==> flow/design.v <==
module apb_ram (
  input presetn,
  input pclk,
  input psel,
  input penable,
  input pwrite,
  input [31:0] paddr, pwdata,
  output reg [31:0] prdata,
  output reg pready, pslverr
);
  reg [31:0] mem [32];
  typedef enum {idle = 0, setup = 1, access = 2, transfer = 3} state_type;
  state_type state;
  always@(posedge pclk)
    begin
      if(presetn == 1'b0)  
        begin
        state <= idle;
        prdata <= 32'h00000000;
        pready <= 1'b0;
        pslverr <= 1'b0;
        for(int i = 0; i < 32; i++) 
        begin
          mem[i] <= 0;
        end
       end 
      else 
        begin
      case(state)
      idle : 
      begin
        prdata <= 32'h00000000;
        pready <= 1'b0;
        pslverr <= 1'b0;
        state   <= setup;
      end
      setup:  
      begin
           if(psel == 1'b1)
             state <= access;
           else
             state <= setup;
      end
      access: 
      begin 
        if(pwrite && penable) 
          begin
            if(paddr < 32) 
            begin
            mem[paddr] <= pwdata;
            state <= transfer;
            pslverr <= 1'b0;
            pready  <= 1'b1;
            end
            else 
            begin
            state <= transfer;
            pready <= 1'b1;
            pslverr <= 1'b1;
            end
          end
        else if (!pwrite && penable)
            begin
            if(paddr < 32) 
            begin
            prdata <= mem[paddr];
            state <= transfer;
            pready <= 1'b1;
            pslverr <= 1'b0;
            end
            else 
            begin
            state <= transfer;
            pready <= 1'b1;
            pslverr <= 1'b1;
            prdata <= 32'h00000000;
            end
          end
        else
           state <= setup;
       end  
        transfer: begin
          state <= setup;
          pready <= 1'b0;
          pslverr <= 1'b0;
        end
      default : state <= idle;
      endcase      
    end
  end
endmodule
make LEC_CHECK=0 CAP_MARGIN=20 CORE_MARGIN=2 CORE_UTILIZATION=72 CTS_CLUSTER_DIAMETER=397 PLACE_DENSITY=0.66 SETUP_SLACK_MARGIN=-0.1 SLEW_MARGIN=20 finish   # period 1.74 ns
run.sh (not shown) runs the stock make flow with config.mk's settings and CLKGATE_MAP_FILE=.
The first run completed, yet does not pass: negative setup slack.
==> next run, changes <==
- ABC_AREA: default -> 1
- CORE_UTILIZATION: 72 -> 68
- CTS_CLUSTER_DIAMETER: 397 -> 378
- PLACE_DENSITY: 0.66 -> default
- SETUP_SLACK_MARGIN: -0.1 -> default
- clock period: 1.74 -> 1.31 ns (I/O delays scaled with it)
The new run produced a layout that fails on negative setup slack; non-clock buffer count went down by 78; routed wire length goes down by 4.8%; via count is higher by 16%; fmax goes up by 20%; hold slack gets worse by 0.098 ns; design area rose by 10%; sequential power climbs by 33%; die area rose by 18%; final cell count is higher by 51%.

Starts from the design.v that is shown in full above.
Settings: LEC_CHECK=0, CAP_MARGIN=20, CORE_MARGIN=2, CORE_UTILIZATION=71, SLEW_MARGIN=20; clock period 2.36 ns.
==> next run, changes <==
CORE_UTILIZATION = 40   (was 71)
=> Clock-buffer cell count went up by 1. Non-clock buffer count is higher by 71. Power rises by 3.6%. Design area is higher by 3.1%. Final cell count increases by 16%.
==> next run, changes <==
ABC_AREA = 1   (was default)
CORE_UTILIZATION = 72   (was 40)
CTS_CLUSTER_DIAMETER = 378   (was default)
PLACE_DENSITY = 0.36   (was default)
clock period = 1.9 ns   (was 2.36 ns; I/O delays follow)
Now the flow finished with setup timing left.
Wire length climbs by 0.99%.
Non-clock buffer count drops by 20.
Critical path depth climbs by 10.
Register-to-register slack gets worse by 70 ps.
Sequential power climbs by 25%.
Flip-flop count stays the same.
Worst setup slack gets worse by 140 ps.
Total power climbs by 26%.
Worst hold slack gets worse by 35 ps.
Area after synthesis climbs by 12%.

run 1:
// apb_ram: RTL as listed in full above, without the edits since
make LEC_CHECK=0 CAP_MARGIN=20 CORE_MARGIN=2 CORE_UTILIZATION=40 SLEW_MARGIN=20 finish   # period 1.65 ns
No crash in run 1: every stage finished, but the layout fails its final checks due to setup timing.
The inputs of run 2 differ from those of run 1 as listed below.
- putting CTS_CLUSTER_SIZE at 15 where nothing was set
- putting ABC_AREA at 1 where nothing was set
- putting PLACE_DENSITY_LB_ADDON at 0.06 where nothing was set
- putting CTS_CLUSTER_DIAMETER at 378 where nothing was set
- swapping 40 for 72 in CORE_UTILIZATION
- swapping 1.65 for 1.31 in the clock period (ns, I/O delays scaled along)
Run 2 ran in full, but the layout does not pass; the checks complain about setup timing. | clock network fraction of total power | run 2 vs run 1 | 7.3 points lower |. [run 2 vs run 1] area growth from synthesis to layout: lower in run 2. Run 2 does better than run 1 on power attributed to the clock group. The number of inverters outside the clock class in the layout of run 2 exceeds that of run 1 by 775.
### run 2 -> run 3
- putting PLACE_DENSITY at 0.36 where nothing was set
- swapping 15 for 18 in CTS_CLUSTER_SIZE
- clearing PLACE_DENSITY_LB_ADDON, which used to be 0.06
- Although run 3 finished all stages, its layout failed final checks on setup timing.
- Relative contribution of the clock network to total power in run 3 is 2.4 points below run 2.
- Any difference in synthesized cell count between run 2 and run 3 is small enough to ignore.
- The number of fill cells of run 3 exceeds that of run 2 by 479.
- On final cell count, run 2 tracks run 3 almost exactly.
- Sort run 2 and run 3 by worst hold slack, ascending, and run 2 comes first.
- Worst endpoint required time: lower on run 3
- In the flow results for run 2 and run 3, the clock period minus worst slack is smaller on run 2.
- Run 3 against run 2; post-layout instance area is down slightly.
- Non-clock buffer count in the final layout for run 3 is higher than for run 2.
- Relative to run 2, cell count of the worst reg-to-reg path has gone up in run 3.
Setup changes, run 3 to run 4
- removing CTS_CLUSTER_DIAMETER (formerly 378)
- removing CTS_CLUSTER_SIZE (formerly 18)
- setting PLACE_DENSITY_LB_ADDON to 0.08 for the first time
- removing ABC_AREA (formerly 1)
- setting HOLD_SLACK_MARGIN to -0.07 for the first time
- changing CORE_UTILIZATION from 72 to 69
- setting GPL_TIMING_DRIVEN to 1 for the first time
- setting CELL_PAD_IN_SITES_GLOBAL_PLACEMENT to 0 for the first time
- removing PLACE_DENSITY (formerly 0.36)
- changing SLEW_MARGIN from 20 to 40
- changing the clock period (ns, I/O delays scaled along) from 1.31 to 2.16
Findings:
FAIL for each of run 3 and run 4. Status run 3: flow complete, layout not clean - setup timing. Diff run 3 and run 4: area fraction in compound gates after synthesis higher in run 4. Relative to run 3, total inserted antenna cells has decreased by 2 in run 4. [compare] base=run 3 new=run 4: global-route total usage across every layer saw a decrease; sum of routed wire length over all layers saw a decrease; count of buffers not belonging to the clock network in the layout saw a decrease. Higher fraction of the mapped netlist area in simple logic gates among run 3 and run 4: run 3. Kind of critical path: reg -> out -> run 4, in -> reg -> run 3. Going from run 3 to run 4, total routed wire length on the met1 layer lower; clock power share higher. Taking run 3 as the reference, in run 4 number of search-and-repair iterations in the first detailed-routing pass now smaller, worst supply voltage drop on vdd lower.
### run 4 -> run 5
- HOLD_SLACK_MARGIN removed (was -0.07)
- GPL_ROUTABILITY_DRIVEN newly set to 0
- SLEW_MARGIN changed from 40 to 20
- MAX_ROUTING_LAYER newly set to met4
- GPL_TIMING_DRIVEN changed from 1 to 0
- PLACE_DENSITY_LB_ADDON removed (was 0.08)
- CELL_PAD_IN_SITES_GLOBAL_PLACEMENT removed (was 0)
- CORE_UTILIZATION changed from 69 to 40
- the clock period (ns, I/O delays scaled along) changed from 2.16 to 2.6
### Flow results
Every stage of run 5 finished as expected; the final checks, on the other hand, flagged setup timing, which means the layout fails. Relative to run 4, the routed length on met1 measured on run 5 has increased by more than a quarter. On total placed instance area, run 4 and run 5 are neck and neck. Relative to run 4, power has decreased by 17% in run 5. Against run 4, routed wire length in run 5 came out worse.

## alpha
RTL: the design.v shown in full above, as it stands there.
clock: 1.81 ns
lec_check: 0
cap_margin: 20
cell_pad_in_sites_global_placement: 0
core_margin: 2
core_utilization: 72
cts_cluster_size: 32
gpl_timing_driven: 1
hold_slack_margin: -0.07
place_density_lb_addon: 0.25
setup_slack_margin: -0.17
slew_margin: 40
alpha completed end to end; final checks failed (negative setup slack).
Input-level comparison between beta and alpha:
==> flow/config.mk <==
export PLATFORM = sky130hd
export DESIGN_NAME = apb_ram
export DESIGN_NICKNAME = apb_ram
export VERILOG_FILES = /design/flow/design.v
export SDC_FILE = /design/flow/constraint.sdc
export NUM_CORES = 4
export LEC_CHECK = 0
export CAP_MARGIN = 20
export CORE_MARGIN = 2
export CORE_UTILIZATION = 40
export SLEW_MARGIN = 20
==> flow/constraint.sdc <==
create_clock -name core_clock -period 2.6 [get_ports {pclk}]
set_input_delay 0.5200 -clock core_clock [delete_from_list [all_inputs] [get_ports {pclk}]]
set_output_delay 0.5200 -clock core_clock [all_outputs]
set_load 0.01 [all_outputs]
--- outcome ---
beta reached the end of the flow, and the finished layout is clean on the timing, DRC and antenna checks.
Between beta and alpha, the proportion of power drawn by combinational gates is higher for alpha.
NOTE: total routed wirelength in beta falls short of that of alpha
Looking at total combinational power, beta sits below alpha.
Compared with alpha, placement density in the core of beta is lower.
Post-layout instance area delta (beta − alpha): favourable
For beta, the top metal layer carrying routed signals was met4, unlike alpha, where it was met5.
Total design power in beta is about 30% lower than in alpha
Row number of buffers created by CTS: beta higher / alpha lower
Edits applied to the flow inputs when going from beta to gamma:
diff --git a/flow/config.mk b/flow/config.mk
--- a/flow/config.mk
+++ b/flow/config.mk
@@ -9 +9 @@
-export CORE_MARGIN = 2
+export CORE_MARGIN = 8
@@ -11 +11,7 @@
-export SLEW_MARGIN = 20
+export GPL_ROUTABILITY_DRIVEN = 0
+export GPL_TIMING_DRIVEN = 0
+export HOLD_SLACK_MARGIN = -0.04
+export MAX_ROUTING_LAYER = met5
+export SETUP_SLACK_MARGIN = 0.33
+export SLEW_MARGIN = 30
+export TNS_END_PERCENT = 95
Sort beta and gamma by total clock buffers created by CTS asc -> top: beta
From beta to gamma the numbers moved as follows: length in cells of the worst reg-to-reg path grew by 1; cell area after layout has increased; met1 global-route usage has increased.
Against beta, die area in gamma came out worse.
Setup slack: gamma vs beta down 0.17 ns
gamma vs beta: power density normalized to cell area down by a few percent
beta reports its uppermost layer routed as met4 while gamma reports met5.
beta -> gamma: tightest hold margin flat
Going from beta to gamma, the data required time at the worst endpoint was found to have gone up by 0.97 ns.
When gamma is measured against beta, its count of buffers not belonging to the clock network in the layout turns out 226 higher.
Changes in delta relative to gamma:
==> flow/config.mk <==
export PLATFORM = sky130hd
export DESIGN_NAME = apb_ram
export DESIGN_NICKNAME = apb_ram
export VERILOG_FILES = /design/flow/design.v
export SDC_FILE = /design/flow/constraint.sdc
export NUM_CORES = 4
export LEC_CHECK = 0
export CAP_MARGIN = 20
export CORE_MARGIN = 2
export CORE_UTILIZATION = 40
export SETUP_SLACK_MARGIN = 0.09
export SLEW_MARGIN = 20
==> flow/constraint.sdc <==
create_clock -name core_clock -period 2.36 [get_ports {pclk}]
set_input_delay 0.4720 -clock core_clock [delete_from_list [all_inputs] [get_ports {pclk}]]
set_output_delay 0.4720 -clock core_clock [all_outputs]
set_load 0.01 [all_outputs]
### Flow results
Diff delta..gamma | number of sequential cells in the layout | unchanged
Count of non-CTS buffers in the layout of delta falls short of that of gamma by more than a quarter.
Going from gamma to delta, cell count decreased 3.1%; actual slew at the worst max-slew pin increased 0.022 ns.
Power is estimated from default activity; no workload was simulated.
